Setup of job 5245:
## top
module top(
    input wire clk,
    input wire reset,
    input wire [7:0] next_in,
    output wire [7:0] f
    );
Size in the first run: roughly 1,300 cells after synthesis, ~140 flip-flops, ~12,000 um2 of cells after synthesis.
Settings: LEC_CHECK=0, CAP_MARGIN=30, CELL_PAD_IN_SITES_GLOBAL_PLACEMENT=1, CORE_ASPECT_RATIO=0.92, CORE_MARGIN=2, CORE_UTILIZATION=72, CTS_CLUSTER_DIAMETER=54, CTS_CLUSTER_SIZE=61, MAX_ROUTING_LAYER=met4, PLACE_DENSITY=0.36, SETUP_SLACK_MARGIN=1.86, SLEW_MARGIN=20, TNS_END_PERCENT=40; clock period 6.27 ns.
run.sh (not shown) runs the stock make flow with config.mk's settings and CLKGATE_MAP_FILE=.
Status: job 5245 FAILED at global placement without I/O (tool error)
Setup changes, job 5245 to job 6654
Settings: CELL_PAD_IN_SITES_GLOBAL_PLACEMENT removed (was 1); SETUP_SLACK_MARGIN removed (was 1.86); ABC_AREA newly set to 1; PLACE_DENSITY removed (was 0.36); CAP_MARGIN changed from 30 to 20; TNS_END_PERCENT removed (was 40); CORE_ASPECT_RATIO removed (was 0.92); CTS_CLUSTER_SIZE removed (was 61); MAX_ROUTING_LAYER removed (was met4); CTS_CLUSTER_DIAMETER removed (was 54); the clock period (ns, I/O delays scaled along) changed from 6.27 to 13.2.
### Flow results
Job 6654 reached the end of the flow, and the finished layout is clean on the timing, DRC and antenna checks. Diff job 5245 -> job 6654 | number of nets produced by synthesis | up by more than a quarter. Delta (job 6654 minus job 5245): count of cell types in the netlist decreased 55%, synthesized cell count increased about 30%, area of the chip essentially unchanged, height of the chip increased 4.2%, count of instantiated cells in the yosys netlist increased 371. Multiplexer area fraction after synthesis in job 6654 is 8.2 points below job 5245. Job 5245 -> job 6654: synthesis area per yosys flat. In job 6654 the complex-gate fraction of the synthesized area turned out 5.9 points lower than in job 5245. The area share of and/or/nand/nor cells after synthesis in job 6654 was higher than what job 5245 gave.
### job 6654 -> job 7689
Settings: CORE_UTILIZATION: 72 -> 40; ABC_AREA: 1 -> unset; the clock period (ns, I/O delays scaled along): 13.2 -> 11.6.
Findings:
Job 7689 finished every step from synthesis to the final layout, and the layout passed the timing, DRC and antenna checks.
In job 7689 relative to job 6654, total length of routed met2 wires had gone up by a few percent.
From job 6654 to job 7689 the numbers moved as follows: number of tap instances rose by about 80%; share of synthesized cell area in full adder, half adder and majority cells flat; count of clock-buffer cells in the layout increased 2.
## Diff of input files: job 2025 against job 7689
Settings: an added SETUP_SLACK_MARGIN of -0.41; a change of CORE_UTILIZATION from 40 to 72; a change of the clock period (ns, I/O delays scaled along) from 11.6 to 5.33.
Findings:
Every run in job 7689 and job 2025 closed cleanly, with the single exception of job 2025.
What ended job 2025 was a tool error in global routing; the run never finished.
Effective utilization at floorplan, job 7689 and job 2025: higher on job 2025
Cmp job 7689 and job 2025 / placeable core region / higher: job 7689
Going from job 7689 to job 2025, horizontal die size shrinks by 25%.
Number of cell rows, job 7689 and job 2025: smaller value in job 2025
Die size for job 2025 is lower than for job 7689.
Measured against each other, job 7689 and job 2025 differ in post-place instance area, the lower figure coming from job 7689.


Starting RTL as in the previous note.
Settings: LEC_CHECK=0, ABC_AREA=1, CAP_MARGIN=0, CELL_PAD_IN_SITES_DETAIL_PLACEMENT=1, CORE_MARGIN=2, CORE_UTILIZATION=49, CTS_CLUSTER_DIAMETER=96, CTS_CLUSTER_SIZE=75, GPL_ROUTABILITY_DRIVEN=0, MAX_ROUTING_LAYER=met4, MIN_ROUTING_LAYER=met2, SLEW_MARGIN=30, TNS_END_PERCENT=15; clock period 18.0 ns.
The first run produced a clean layout.
Next try:
ABC_AREA = unset   (was 1)
CAP_MARGIN = 20   (was 0)
CELL_PAD_IN_SITES_DETAIL_PLACEMENT = unset   (was 1)
CORE_UTILIZATION = 40   (was 49)
CTS_CLUSTER_DIAMETER = unset   (was 96)
CTS_CLUSTER_SIZE = unset   (was 75)
GPL_ROUTABILITY_DRIVEN = unset   (was 0)
MAX_ROUTING_LAYER = unset   (was met4)
MIN_ROUTING_LAYER = unset   (was met2)
SLEW_MARGIN = 20   (was 30)
TNS_END_PERCENT = unset   (was 15)
clock period = 10.7 ns   (was 18.0 ns; I/O delays follow)
Effect:
- routed wire length fell by 20%
- final area rose by 8.8%
- final cell count fell by 13%
- power rose by 64%
- worst setup slack loses 7.4 ns
- via count fell by 38%
- non-clock buffer count rose by 81
- area after synthesis barely changes
- die size rose by 22%
- synthesized cell count fell by 22%
Next try:
CORE_UTILIZATION = 65   (was 40)
PLACE_DENSITY = 0.36   (was unset)
clock period = 11.3 ns   (was 10.7 ns; I/O delays follow)
The new run went through all stages and came out clean.
Power shrinks by 6.1%.
Routed wire length shrinks by 4.3%.
Area after synthesis does not change.
Sequential share of layout area grows by 1.7 points.
Cell area shrinks by 6.1%.
Via count barely changes.
Combinational power shrinks by 6.0%.
Setup slack gains 0.23 ns.
Clock power shrinks by 6.6%.
Synthesized cell count does not change.
Maximum frequency shrinks by 3.4%.
Next try:
ABC_AREA = 1   (was unset)
CORE_UTILIZATION = 62   (was 65)
PLACE_DENSITY = unset   (was 0.36)
SETUP_SLACK_MARGIN = 0.91   (was unset)
clock period = 6.43 ns   (was 11.3 ns; I/O delays follow)
Result: With this change the flow ran to the end with violations: negative setup slack; power rose by 80%; synthesized cell count rose by 29%; global-route usage rose by 5.0 points; synthesized area is about the same; setup slack degrades by 2.6 ns; routed wire length rose by 37%; cell area rose by 25%.


top again, from the RTL that the note above started with.
Settings: LEC_CHECK=0, CAP_MARGIN=20, CELL_PAD_IN_SITES_DETAIL_PLACEMENT=1, CELL_PAD_IN_SITES_GLOBAL_PLACEMENT=1, CORE_ASPECT_RATIO=1.2, CORE_MARGIN=2, CORE_UTILIZATION=42, CTS_CLUSTER_DIAMETER=133, CTS_CLUSTER_SIZE=46, GPL_ROUTABILITY_DRIVEN=0, GPL_TIMING_DRIVEN=1, MAX_ROUTING_LAYER=met5, SLEW_MARGIN=20, TNS_END_PERCENT=20; clock period 10.0 ns.
The starting point reached the layout checks and failed them: negative setup slack.
==> next run, changes <==
ABC_AREA = 1   (was default)
CELL_PAD_IN_SITES_DETAIL_PLACEMENT = default   (was 1)
CELL_PAD_IN_SITES_GLOBAL_PLACEMENT = 0   (was 1)
CORE_ASPECT_RATIO = default   (was 1.2)
CORE_UTILIZATION = 72   (was 42)
CTS_CLUSTER_SIZE = 20   (was 46)
GPL_ROUTABILITY_DRIVEN = default   (was 0)
GPL_TIMING_DRIVEN = default   (was 1)
MAX_ROUTING_LAYER = met4   (was met5)
PLACE_DENSITY_LB_ADDON = 0.01   (was default)
SETUP_SLACK_MARGIN = 2.89   (was default)
TNS_END_PERCENT = default   (was 20)
What happened: With this change the flow stopped in 5_1_grt; die area shrinks by about 40%; synthesized cell count went up by 29%; area after synthesis stays flat.
==> next run, changes <==
CELL_PAD_IN_SITES_DETAIL_PLACEMENT = 1   (was default)
CELL_PAD_IN_SITES_GLOBAL_PLACEMENT = 3   (was 0)
CORE_ASPECT_RATIO = 0.5   (was default)
CORE_UTILIZATION = 42   (was 72)
CTS_CLUSTER_DIAMETER = 351   (was 133)
CTS_CLUSTER_SIZE = 98   (was 20)
MAX_ROUTING_LAYER = default   (was met4)
PLACE_DENSITY_LB_ADDON = default   (was 0.01)
SETUP_SLACK_MARGIN = default   (was 2.89)
SLEW_MARGIN = 35   (was 20)
TNS_END_PERCENT = 30   (was default)
Result: This time the run completed without violations; die area increases by well over a third; synthesized cell count stays the same; synthesized area is unchanged.
==> next run, changes <==
CELL_PAD_IN_SITES_DETAIL_PLACEMENT = default   (was 1)
CELL_PAD_IN_SITES_GLOBAL_PLACEMENT = 2   (was 3)
CORE_ASPECT_RATIO = default   (was 0.5)
CORE_UTILIZATION = 36   (was 42)
PLACE_DENSITY = 0.8   (was default)
Wire length went down by 9.4%. Setup slack gets better by 190 ps. Non-clock buffer count went down by 4. Maximum frequency went up by 2.1%.


Starting RTL as in the previous note.
==> flow/config.mk <==
export PLATFORM = sky130hd
export DESIGN_NAME = top
export DESIGN_NICKNAME = top
export VERILOG_FILES = /design/flow/design.v
export SDC_FILE = /design/flow/constraint.sdc
export NUM_CORES = 4
export LEC_CHECK = 0
export CAP_MARGIN = 20
export CORE_MARGIN = 2
export CORE_UTILIZATION = 40
export SLEW_MARGIN = 20
==> flow/constraint.sdc <==
create_clock -name core_clock -period 12.0 [get_ports {clk}]
set_input_delay 2.4000 -clock core_clock [delete_from_list [all_inputs] [get_ports {clk}]]
set_output_delay 2.4000 -clock core_clock [all_outputs]
set_load 0.01 [all_outputs]
The first run finished with timing, DRC and antenna clean.
==> next run, changes <==
- CORE_UTILIZATION: 40 -> 72
- PLACE_DENSITY: not set -> 0.66
- clock period: 12.0 -> 10.4 ns (I/O delays scaled with it)
After rerunning: The new run ran to the end with violations: negative setup slack; critical path depth climbs by 1; combinational power goes up by a quarter to a third; hold slack is better by 15 ps; power grows by about a fifth; clock power rises by about a fifth; final cell count decreases by a few percent; worst setup slack got worse by 920 ps.
==> next run, changes <==
- ABC_AREA: not set -> 1
- CORE_UTILIZATION: 72 -> 66
- CTS_CLUSTER_SIZE: not set -> 99
- PLACE_DENSITY: 0.66 -> not set
- clock period: 10.4 -> 6.43 ns (I/O delays scaled with it)
Result: Now the flow aborted during 5_1_grt, error GRT-0232. Synthesized cell count goes up by 29%. Die area grows by 8.9%. Area after synthesis barely changes.
==> next run, changes <==
- CTS_CLUSTER_SIZE: 99 -> 15
- clock period: 6.43 -> 7.67 ns (I/O delays scaled with it)
Outcome:
- Now the flow finished but failed the layout checks on negative setup slack
- synthesized cell count is unchanged
- die area does not change
- synthesized area stays the same
==> next run, changes <==
- ABC_AREA: 1 -> not set
- CORE_UTILIZATION: 66 -> 70
- CTS_CLUSTER_SIZE: 15 -> not set
- SETUP_SLACK_MARGIN: not set -> -0.36
- clock period: 7.67 -> 5.28 ns (I/O delays scaled with it)
This time the run did not get past 5_1_grt. Synthesized cell count shrinks by 22%. Area after synthesis stays flat. Die area shrinks by 5.7%.
Power and IR drop assume default switching activity.
